==> flow/design.v (excerpt) <==
module cache(
    input  wire         clk,
    input  wire         resetn,
    input  wire         valid,
    input  wire         op,
    input  wire [ 2: 0] index,
    input  wire [24: 0] tag,
    input  wire [ 3: 0] offset,
    input  wire [ 3: 0] wstrb,
    input  wire [31: 0] wdata,
    output wire         addr_ok,
    output wire         data_ok,
    output wire [31: 0] rdata,
    output wire         rd_req,
    output wire [ 2: 0] rd_type,
    output wire [31: 0] rd_addr,
    input  wire         rd_rdy,
    input  wire         ret_valid,
    input  wire         ret_last,
    input  wire [31: 0] ret_data,
    output wire         wr_req,
    output wire [ 2: 0] wr_type,
    output wire [31: 0] wr_addr,
    output wire [ 3: 0] wr_wstrb,
    output wire [127:0] wr_data,
    input  wire         wr_rdy
);
Size: ~2600 flip-flops.
export LEC_CHECK = 0
export CAP_MARGIN = 20
export CORE_MARGIN = 2
export CORE_UTILIZATION = 72
export CTS_CLUSTER_SIZE = 53
export HOLD_SLACK_MARGIN = -0.1
export PLACE_DENSITY = 0.64
export SLEW_MARGIN = 20
create_clock -name core_clock -period 5.54 [get_ports {clk}]
run.sh (not shown) runs the stock make flow with config.mk's settings and CLKGATE_MAP_FILE=.
The baseline produced a layout that fails on setup timing.
Rerun with:
- CAP_MARGIN: 20 -> 25
- CELL_PAD_IN_SITES_DETAIL_PLACEMENT: default -> 1
- CORE_UTILIZATION: 72 -> 40
- CTS_CLUSTER_DIAMETER: default -> 107
- CTS_CLUSTER_SIZE: 53 -> default
- GPL_TIMING_DRIVEN: default -> 0
- HOLD_SLACK_MARGIN: -0.1 -> default
- PLACE_DENSITY: 0.64 -> default
- PLACE_DENSITY_LB_ADDON: default -> 0.03
- clock period: 5.54 -> 4.44 ns (I/O delays scaled with it)
After rerunning: The new run completed and failed the layout checks on setup timing; global-route usage decreases by 16 points; first-iteration DRC count decreases by about 33%; clock power increases by 42%; via count decreases by about 2.2%; wire length increases by 18%; count of clock-buffer cells in the layout increases by 87.
Rerun with:
- CAP_MARGIN: 25 -> 20
- CELL_PAD_IN_SITES_DETAIL_PLACEMENT: 1 -> default
- CORE_UTILIZATION: 40 -> 72
- CTS_CLUSTER_DIAMETER: 107 -> 26
- CTS_CLUSTER_SIZE: default -> 21
- GPL_TIMING_DRIVEN: 0 -> default
- PLACE_DENSITY_LB_ADDON: 0.03 -> default
- SETUP_SLACK_MARGIN: default -> 1.13
- clock period: 4.44 -> 4.23 ns (I/O delays scaled with it)
=> This time the run aborted during clock tree synthesis on DPL-0033. Synthesized cell count is unchanged. Die size is lower by 44%. Synthesized area is unchanged.
Rerun with:
- CORE_UTILIZATION: 72 -> 64
- CTS_CLUSTER_DIAMETER: 26 -> default
- CTS_CLUSTER_SIZE: 21 -> default
- SETUP_SLACK_MARGIN: 1.13 -> default
- clock period: 4.23 -> 6.55 ns (I/O delays scaled with it)
Outcome:
- The new run finished clean
- die size increases by roughly a tenth
- synthesized area does not change
- synthesized cell count is unchanged

Starting RTL as in the previous note.
make LEC_CHECK=0 CAP_MARGIN=25 CELL_PAD_IN_SITES_DETAIL_PLACEMENT=1 CORE_MARGIN=3 CORE_UTILIZATION=40 CTS_CLUSTER_DIAMETER=191 GPL_TIMING_DRIVEN=0 MIN_ROUTING_LAYER=met1 PLACE_DENSITY_LB_ADDON=0.29 SLEW_MARGIN=20 TNS_END_PERCENT=55 finish   # period 7.7 ns
Edit:
CAP_MARGIN = 20   (was 25)
CELL_PAD_IN_SITES_DETAIL_PLACEMENT = unset   (was 1)
CORE_MARGIN = 8   (was 3)
CORE_UTILIZATION = 15   (was 40)
CTS_CLUSTER_DIAMETER = unset   (was 191)
GPL_ROUTABILITY_DRIVEN = 0   (was unset)
HOLD_SLACK_MARGIN = 0.08   (was unset)
MAX_ROUTING_LAYER = met4   (was unset)
MIN_ROUTING_LAYER = unset   (was met1)
PLACE_DENSITY_LB_ADDON = 0.07   (was 0.29)
SETUP_SLACK_MARGIN = 2.34   (was unset)
TNS_END_PERCENT = unset   (was 55)
clock period = 9.13 ns   (was 7.7 ns; I/O delays follow)
=>
- The new run finished with timing, DRC and antenna clean
- global-route usage drops by 12 points
- synthesized area does not change
- sequential power drops by about a fifth
- die size climbs to 2.7 times its value
- core utilization drops by 28 points
- final area climbs by roughly a tenth
- sequential share of layout area drops by 6.2 points
- worst setup slack gets better by 2000 ps
- wire length climbs by well over a third
- total power drops by a few percent
Edit:
CORE_ASPECT_RATIO = 0.88   (was unset)
CORE_MARGIN = 2   (was 8)
CORE_UTILIZATION = 70   (was 15)
CTS_CLUSTER_SIZE = 21   (was unset)
GPL_ROUTABILITY_DRIVEN = unset   (was 0)
GPL_TIMING_DRIVEN = unset   (was 0)
HOLD_SLACK_MARGIN = 0.3   (was 0.08)
MAX_ROUTING_LAYER = unset   (was met4)
PLACE_DENSITY_LB_ADDON = unset   (was 0.07)
SETUP_SLACK_MARGIN = 1.14   (was 2.34)
TNS_END_PERCENT = 5   (was unset)
clock period = 4.24 ns   (was 9.13 ns; I/O delays follow)
What happened:
- The new run ran to the end with violations: negative setup slack
- utilization grows by 67 points
- final area shrinks by a little under a tenth
- routed wire length shrinks by a quarter to a third
- sequential power grows by well over a third
Edit:
CAP_MARGIN = 5   (was 20)
CELL_PAD_IN_SITES_DETAIL_PLACEMENT = 1   (was unset)
CORE_ASPECT_RATIO = unset   (was 0.88)
CORE_MARGIN = 3   (was 2)
CORE_UTILIZATION = 41   (was 70)
CTS_CLUSTER_DIAMETER = 191   (was unset)
CTS_CLUSTER_SIZE = unset   (was 21)
GPL_TIMING_DRIVEN = 1   (was unset)
HOLD_SLACK_MARGIN = unset   (was 0.3)
MIN_ROUTING_LAYER = met1   (was unset)
PLACE_DENSITY_LB_ADDON = 0.29   (was unset)
SETUP_SLACK_MARGIN = unset   (was 1.14)
TNS_END_PERCENT = 55   (was 5)
clock period = 7.7 ns   (was 4.24 ns; I/O delays follow)
What happened: Now the flow finished with timing, DRC and antenna clean. Core utilization went down by 38 points. Worst hold slack degrades by 43 ps. Area after synthesis is unchanged. Clock power fell by about 40%. Total power falls by 44%. Global-route usage went down by 21 points. Wire length went down by about 9%. Critical path depth shrinks by 3. Setup slack improves by 1500 ps. Cell area decreases by 4.1%. Die size rises by about 70%.
Edit:
CAP_MARGIN = 20   (was 5)
CELL_PAD_IN_SITES_DETAIL_PLACEMENT = unset   (was 1)
CORE_MARGIN = 2   (was 3)
CORE_UTILIZATION = 70   (was 41)
CTS_CLUSTER_DIAMETER = unset   (was 191)
CTS_CLUSTER_SIZE = 25   (was unset)
GPL_TIMING_DRIVEN = unset   (was 1)
HOLD_SLACK_MARGIN = 0.3   (was unset)
MIN_ROUTING_LAYER = unset   (was met1)
PLACE_DENSITY_LB_ADDON = unset   (was 0.29)
SETUP_SLACK_MARGIN = 1.15   (was unset)
TNS_END_PERCENT = unset   (was 55)
clock period = 4.29 ns   (was 7.7 ns; I/O delays follow)
Now the flow finished but fails on negative setup slack.
Non-clock buffer count came out higher by 515.
Design area grows by 4.1%.
Total power came out higher by 78%.
Area after synthesis does not change.
First-iteration DRC count came out higher by 32%.
Edit:
ABC_AREA = 1   (was unset)
CAP_MARGIN = 35   (was 20)
CELL_PAD_IN_SITES_DETAIL_PLACEMENT = 2   (was unset)
CORE_UTILIZATION = 40   (was 70)
CTS_CLUSTER_SIZE = 13   (was 25)
GPL_TIMING_DRIVEN = 1   (was unset)
MIN_ROUTING_LAYER = met1   (was unset)
SETUP_SLACK_MARGIN = 0.76   (was 1.15)
clock period = 4.4 ns   (was 4.29 ns; I/O delays follow)
Result: This time the run never finished: it broke off in 5_1_grt. Die area came out higher by 78%. Synthesized area grows by 2.3%. Synthesized cell count came out higher by about 70%.

## delta
Starting RTL as in the previous note.
export LEC_CHECK = 0
export CAP_MARGIN = 20
export CORE_MARGIN = 2
export CORE_UTILIZATION = 72
export CTS_CLUSTER_SIZE = 32
export PLACE_DENSITY = 0.64
export SETUP_SLACK_MARGIN = 1.65
export SLEW_MARGIN = 20
create_clock -name core_clock -period 5.54 [get_ports {clk}]
The flow ended early for delta: it failed with a tool error in 5_1_grt.
Edits applied to the flow inputs when going from delta to lagoon:
Settings: MIN_ROUTING_LAYER now met1, previously not set; CTS_CLUSTER_SIZE no longer set, was 32; SETUP_SLACK_MARGIN no longer set, was 1.65; GPL_TIMING_DRIVEN now 1, previously not set; PLACE_DENSITY no longer set, was 0.64; CELL_PAD_IN_SITES_DETAIL_PLACEMENT now 2, previously not set; CORE_UTILIZATION now 40, was 72; the clock period (ns, I/O delays scaled along) now 8.0, was 5.54.
### Flow results
- Both conditions hold for lagoon: the flow ran to the end and the final layout passed the timing, design-rule and antenna checks.
- Cell count after placement ended up 1,449 higher on lagoon than on delta.
- When lagoon is measured against delta, its initial core utilization turns out 32 points lower.
- Maximum clock insertion buffer count: lower on delta
- Measured against lagoon, the horizontal extent of the die of delta comes out at 0.75 times the reference value.
- On count of library flops with an enable pin, lagoon tracks delta almost exactly.
## Diff of input files: tundra against lagoon
Settings: MIN_ROUTING_LAYER no longer set, was met1; GPL_TIMING_DRIVEN no longer set, was 1; CTS_CLUSTER_SIZE now 25, previously not set; TNS_END_PERCENT now 5, previously not set; SETUP_SLACK_MARGIN now 1.15, previously not set; CELL_PAD_IN_SITES_DETAIL_PLACEMENT no longer set, was 2; CORE_UTILIZATION now 70, was 40; CTS_CLUSTER_DIAMETER now 317, previously not set; the clock period (ns, I/O delays scaled along) now 4.29, was 8.0.
==> comparison <==
- Compared with lagoon, in tundra total power went up by about 50%, final area was more or less identical, smallest setup slack after layout went down by 1.11 ns.
- Re area of the multi-input gates: tundra is about 6.6% up on lagoon.
- Wire: tundra routes less than lagoon
- lagoon and tundra: one clean run, lagoon; the rest did not finish clean.
- Although it ran to completion, tundra produced a layout that fails the final checks because of setup timing.
Relative to tundra, the following input files were edited for fjord:
Settings: changing CTS_CLUSTER_DIAMETER from 317 to 63; changing SETUP_SLACK_MARGIN from 1.15 to 1.11; changing TNS_END_PERCENT from 5 to 80; changing CAP_MARGIN from 20 to 15; changing CTS_CLUSTER_SIZE from 25 to 21; changing the clock period (ns, I/O delays scaled along) from 4.29 to 4.23.
==> comparison <==
Status for fjord and tundra: no clean run. Although it ran to completion, tundra produced a layout that fails the final checks because of setup timing. The normalized max-slew margin in fjord was lower than what tundra gave. Top fanout value on the critical path: fjord and tundra compared, lower one is tundra. [compare] base=tundra new=fjord: sequential power now sits higher; non-clock buffer count now sits higher; via count now sits higher; met3 usage now sits higher; wire length now sits higher.
Power and IR drop assume default switching activity.
